## run 1
## prince_enc
module prince_enc (
    input  wire         clk,
    input  wire         rst,         
    input  wire         in_valid,
    output wire         in_ready,
    input  wire [63:0]  plaintext,
    input  wire [127:0] key,         
    output reg          out_valid,
    output reg  [63:0]  ciphertext
);
    reg         v1;
    reg [63:0]  pt_r;
    reg [127:0] key_r;
    wire [63:0] ct;
    assign in_ready = 1'b1;
    always @(posedge clk) begin
        if (rst) begin
            v1        <= 1'b0;
            out_valid <= 1'b0;
        end else begin
            v1        <= in_valid;
            out_valid <= v1;
        end
    end
    always @(posedge clk) begin
        if (in_valid) begin
            pt_r  <= plaintext;
            key_r <= key;
        end
        if (v1)
            ciphertext <= ct;
    end
    prince_top u_prince (
        .plaintext  (pt_r),
        .key        (key_r),
        .ciphertext (ct)
    );
endmodule
Size in the first run: about 6,600 cells after synthesis, roughly 260 flip-flops, ~260 I/O pins.
clock: 9.83 ns
lec_check: 0
cap_margin: 20
core_margin: 2
core_utilization: 65
slew_margin: 20
run.sh (not shown) runs the stock make flow with config.mk's settings and CLKGATE_MAP_FILE=.
What ended run 1 was a tool error in clock tree synthesis; the run never finished.
## Diff of input files: run 2 against run 1
Settings: PLACE_DENSITY now 0.6, previously not set; CORE_UTILIZATION now 46, was 65; the clock period (ns, I/O delays scaled along) now 21.4, was 9.83.
==> comparison <==
Run 2 finished every step from synthesis to the final layout, and the layout passed the timing, design-rule and antenna checks. Post-synthesis area per instance came out exactly the same in run 2 and run 1. Diff run 1 -> run 2: die size went up by 0.041 mm2, count of standard-cell rows went up by 22. Run 2 vs run 1, routability congestion estimate went down by 9.3%.
Changes in run 3 relative to run 2:
Settings: a change of CORE_UTILIZATION from 46 to 45; an added PLACE_DENSITY_LB_ADDON of 0.16; an added SETUP_SLACK_MARGIN of -1.39; an added CORE_ASPECT_RATIO of 0.55; an added HOLD_SLACK_MARGIN of 0.2; an added MIN_ROUTING_LAYER of met1; a deleted PLACE_DENSITY that had been 0.6; an added CTS_CLUSTER_SIZE of 21; a change of the clock period (ns, I/O delays scaled along) from 21.4 to 14.2.
### Flow results
- Wire length on met1, run 2 and run 3: lower on run 2
- Pin slew with the least headroom to its limit was higher in run 2 than in run 3.
- The higher register fraction of the total cell area came out of run 2.
- Run 3 vs run 2 on biggest cell delay along the critical path: run 3 is the lower one.
- Delta (run 3 minus run 2): layout sequential cell count comparable, final setup violation count went up.
- In run 3 the implementation completed, yet the final layout does not meet the checks, the culprit being negative setup slack.
- On detailed-route wire length, run 2 beats run 3.
- Maximum number of pins on one net before global-route repair in run 3 is about 11% below run 2.
- The final area of run 3 is higher than that of run 2.
- Diff run 2 -> run 3 | fraction of the cycle the final worst path needs | increase of 34 points
## Diff of input files: run 4 against run 3
Settings: swapping 45 for 40 in CORE_UTILIZATION; clearing HOLD_SLACK_MARGIN, which used to be 0.2; clearing SETUP_SLACK_MARGIN, which used to be -1.39; clearing PLACE_DENSITY_LB_ADDON, which used to be 0.16; clearing MIN_ROUTING_LAYER, which used to be met1; putting TNS_END_PERCENT at 55 where nothing was set; clearing CORE_ASPECT_RATIO, which used to be 0.55; swapping 21 for 29 in CTS_CLUSTER_SIZE; swapping 14.2 for 22.0 in the clock period (ns, I/O delays scaled along).
[summary]
Summary across run 4 and run 3: the single failing run is run 3.
To summarise run 3: no stage aborted, but the layout did not pass its checks, failing on negative setup slack.
The final reports for run 4 and run 3 show total setup violations reported at the end of the flow lower in the former.
Compared with run 3, run 4 has extra setup slack.
When run 4 is set beside run 3, its layout overhead on the synthesized area turns out to be 40 points smaller.
Area of the synthesized netlist per yosys stat: run 4 vs run 3 identical

* * *

== v43 ==
Starting RTL as in the previous note.
Settings: LEC_CHECK=0, CAP_MARGIN=20, CORE_ASPECT_RATIO=1.74, CORE_MARGIN=2, CORE_UTILIZATION=70, CTS_CLUSTER_DIAMETER=362, CTS_CLUSTER_SIZE=75, HOLD_SLACK_MARGIN=0.2, MIN_ROUTING_LAYER=met1, PLACE_DENSITY_LB_ADDON=0.16, SETUP_SLACK_MARGIN=-1.39, SLEW_MARGIN=20; clock period 18.1 ns.
Stage in which a tool error killed v43: global routing (5_1_grt).
Setup changes, v43 to v46
Settings: a deleted MIN_ROUTING_LAYER that had been met1; a deleted CTS_CLUSTER_DIAMETER that had been 362; a deleted CTS_CLUSTER_SIZE that had been 75; a deleted HOLD_SLACK_MARGIN that had been 0.2; a change of CORE_UTILIZATION from 70 to 40; a deleted CORE_ASPECT_RATIO that had been 1.74; an added PLACE_DENSITY of 0.6; a deleted SETUP_SLACK_MARGIN that had been -1.39; a deleted PLACE_DENSITY_LB_ADDON that had been 0.16; a change of the clock period (ns, I/O delays scaled along) from 18.1 to 21.4.
--- outcome ---
Of v43 and v46, just one finished clean: v46.
For v43, the flow was terminated by a tool error in global routing (5_1_grt) and produced no final design.
v46 vs. v43: last weighted congestion value of the routability-driven placer went down by about 17%.
Diff v43 -> v46: post-place setup slack increased by 2.67 ns relative to the old numbers, per-instance average area after synthesis shows no meaningful change.
v46 against v43: die size went up by about 70%, die span in x rose about 70%, number of cells in the design after placement now sits lower.
Die boundary height delta (v43 -> v46): insignificant
The following lists how v36 was set up differently from v46:
Settings: ABC_AREA newly set to 1; CORE_UTILIZATION changed from 40 to 72; SETUP_SLACK_MARGIN newly set to -1.22; the clock period (ns, I/O delays scaled along) changed from 21.4 to 15.2.
==> comparison <==
No final results exist for v36, since it was stopped by error GRT-0116 during global routing (5_1_grt).
v46 did not stop at any stage, and its layout met the timing, design-rule and antenna checks.
From v46 to v36 the numbers moved as follows: post-detailed-placement half-perimeter wirelength went up 150 mm, synthesized cell count rose 140%, area of the synthesized netlist per yosys stat grew by 21,000 um2, per-instance average area after synthesis went down by about 45%.
[inputs] v41 vs v36
Settings: clearing SETUP_SLACK_MARGIN, which used to be -1.22; clearing PLACE_DENSITY, which used to be 0.6; swapping 72 for 66 in CORE_UTILIZATION; clearing ABC_AREA, which used to be 1; swapping 15.2 for 17.4 in the clock period (ns, I/O delays scaled along).
--- outcome ---
Tool error DPL-0033 stopped v41 during clock tree synthesis (4_1_cts); no final results. Of v36 and v41, the higher total cell area reported by yosys after synthesis belongs to v36. v41 vs. v36: post-synthesis instance total went down by 9,449. Between v36 and v41, mux cell area share after synthesis increased. The higher routability congestion estimate came out of v36. v41 vs v36 on die size: v41 is the lower one.
Modified inputs, v3 compared to v41
Settings: a change of CORE_UTILIZATION from 66 to 40; an added PLACE_DENSITY of 0.6; a change of the clock period (ns, I/O delays scaled along) from 17.4 to 22.0.
Findings:
- v3 closes out successfully: all stages finished, all timing, DRC and antenna checks passed.
- The higher core area of v41 and v3 is in v3.
- From v3 to v41, post-synth tally of flip-flops with integrated enable did not move at all.
- Of v41 and v3, the lower total die size belongs to v41.

* * *

prince_enc again, from the RTL that the note above started with.
==> flow/design.v (excerpt) <==
module prince_enc (
    input  wire         clk,
    input  wire         rst,         
    input  wire         in_valid,
    output wire         in_ready,
    input  wire [63:0]  plaintext,
    input  wire [127:0] key,         
    output reg          out_valid,
    output reg  [63:0]  ciphertext
);
Settings: LEC_CHECK=0, CAP_MARGIN=20, CELL_PAD_IN_SITES_GLOBAL_PLACEMENT=2, CORE_ASPECT_RATIO=0.61, CORE_MARGIN=10, CORE_UTILIZATION=40, CTS_CLUSTER_SIZE=29, MAX_ROUTING_LAYER=met4, PLACE_DENSITY_LB_ADDON=0.22, SLEW_MARGIN=20, TNS_END_PERCENT=55; clock period 22.0 ns.
Next try:
GPL_TIMING_DRIVEN = 0   (was not set)
MIN_ROUTING_LAYER = met2   (was not set)
SLEW_MARGIN = 25   (was 20)
Effect: Now the flow failed in global routing (5_1_grt). Die area does not change. Area after synthesis stays the same. Synthesized cell count stays the same.
Next try:
ABC_AREA = 1   (was not set)
CELL_PAD_IN_SITES_GLOBAL_PLACEMENT = not set   (was 2)
CORE_ASPECT_RATIO = not set   (was 0.61)
CORE_MARGIN = 2   (was 10)
CORE_UTILIZATION = 72   (was 40)
CTS_CLUSTER_DIAMETER = 371   (was not set)
CTS_CLUSTER_SIZE = 17   (was 29)
GPL_TIMING_DRIVEN = not set   (was 0)
MAX_ROUTING_LAYER = not set   (was met4)
MIN_ROUTING_LAYER = not set   (was met2)
PLACE_DENSITY_LB_ADDON = not set   (was 0.22)
SETUP_SLACK_MARGIN = 2.05   (was not set)
SLEW_MARGIN = 20   (was 25)
TNS_END_PERCENT = not set   (was 55)
clock period = 9.83 ns   (was 22.0 ns; I/O delays follow)
What happened:
- The changed run aborted during detailed placement (3_5_place_dp)
- area after synthesis grows by 33%
- die size decreases by 31%
- synthesized cell count went up by 140%
Next try:
CAP_MARGIN = 40   (was 20)
HOLD_SLACK_MARGIN = 0.29   (was not set)
Outcome: The changed run failed in detailed placement (3_5_place_dp). Area after synthesis is unchanged. Synthesized cell count is unchanged. Die area is unchanged.
Next try:
CAP_MARGIN = 15   (was 40)
CTS_CLUSTER_DIAMETER = not set   (was 371)
CTS_CLUSTER_SIZE = 10   (was 17)
HOLD_SLACK_MARGIN = not set   (was 0.29)
PLACE_DENSITY = 0.6   (was not set)
SETUP_SLACK_MARGIN = 1.08   (was 2.05)
clock period = 15.2 ns   (was 9.83 ns; I/O delays follow)
Effect: Now the flow failed in global routing (5_1_grt) with GRT-0116. Synthesized area is unchanged. Die size stays the same. Synthesized cell count stays the same.
Next try:
ABC_AREA = not set   (was 1)
CAP_MARGIN = 20   (was 15)
CORE_UTILIZATION = 57   (was 72)
CTS_CLUSTER_SIZE = not set   (was 10)
PLACE_DENSITY = not set   (was 0.6)
SETUP_SLACK_MARGIN = -1.46   (was 1.08)
TNS_END_PERCENT = 5   (was not set)
clock period = 18.0 ns   (was 15.2 ns; I/O delays follow)
The changed run completed, yet does not pass: negative setup slack.
Die size went down by a few percent.
Area after synthesis went down by a quarter to a third.
Synthesized cell count went down by well over a third.
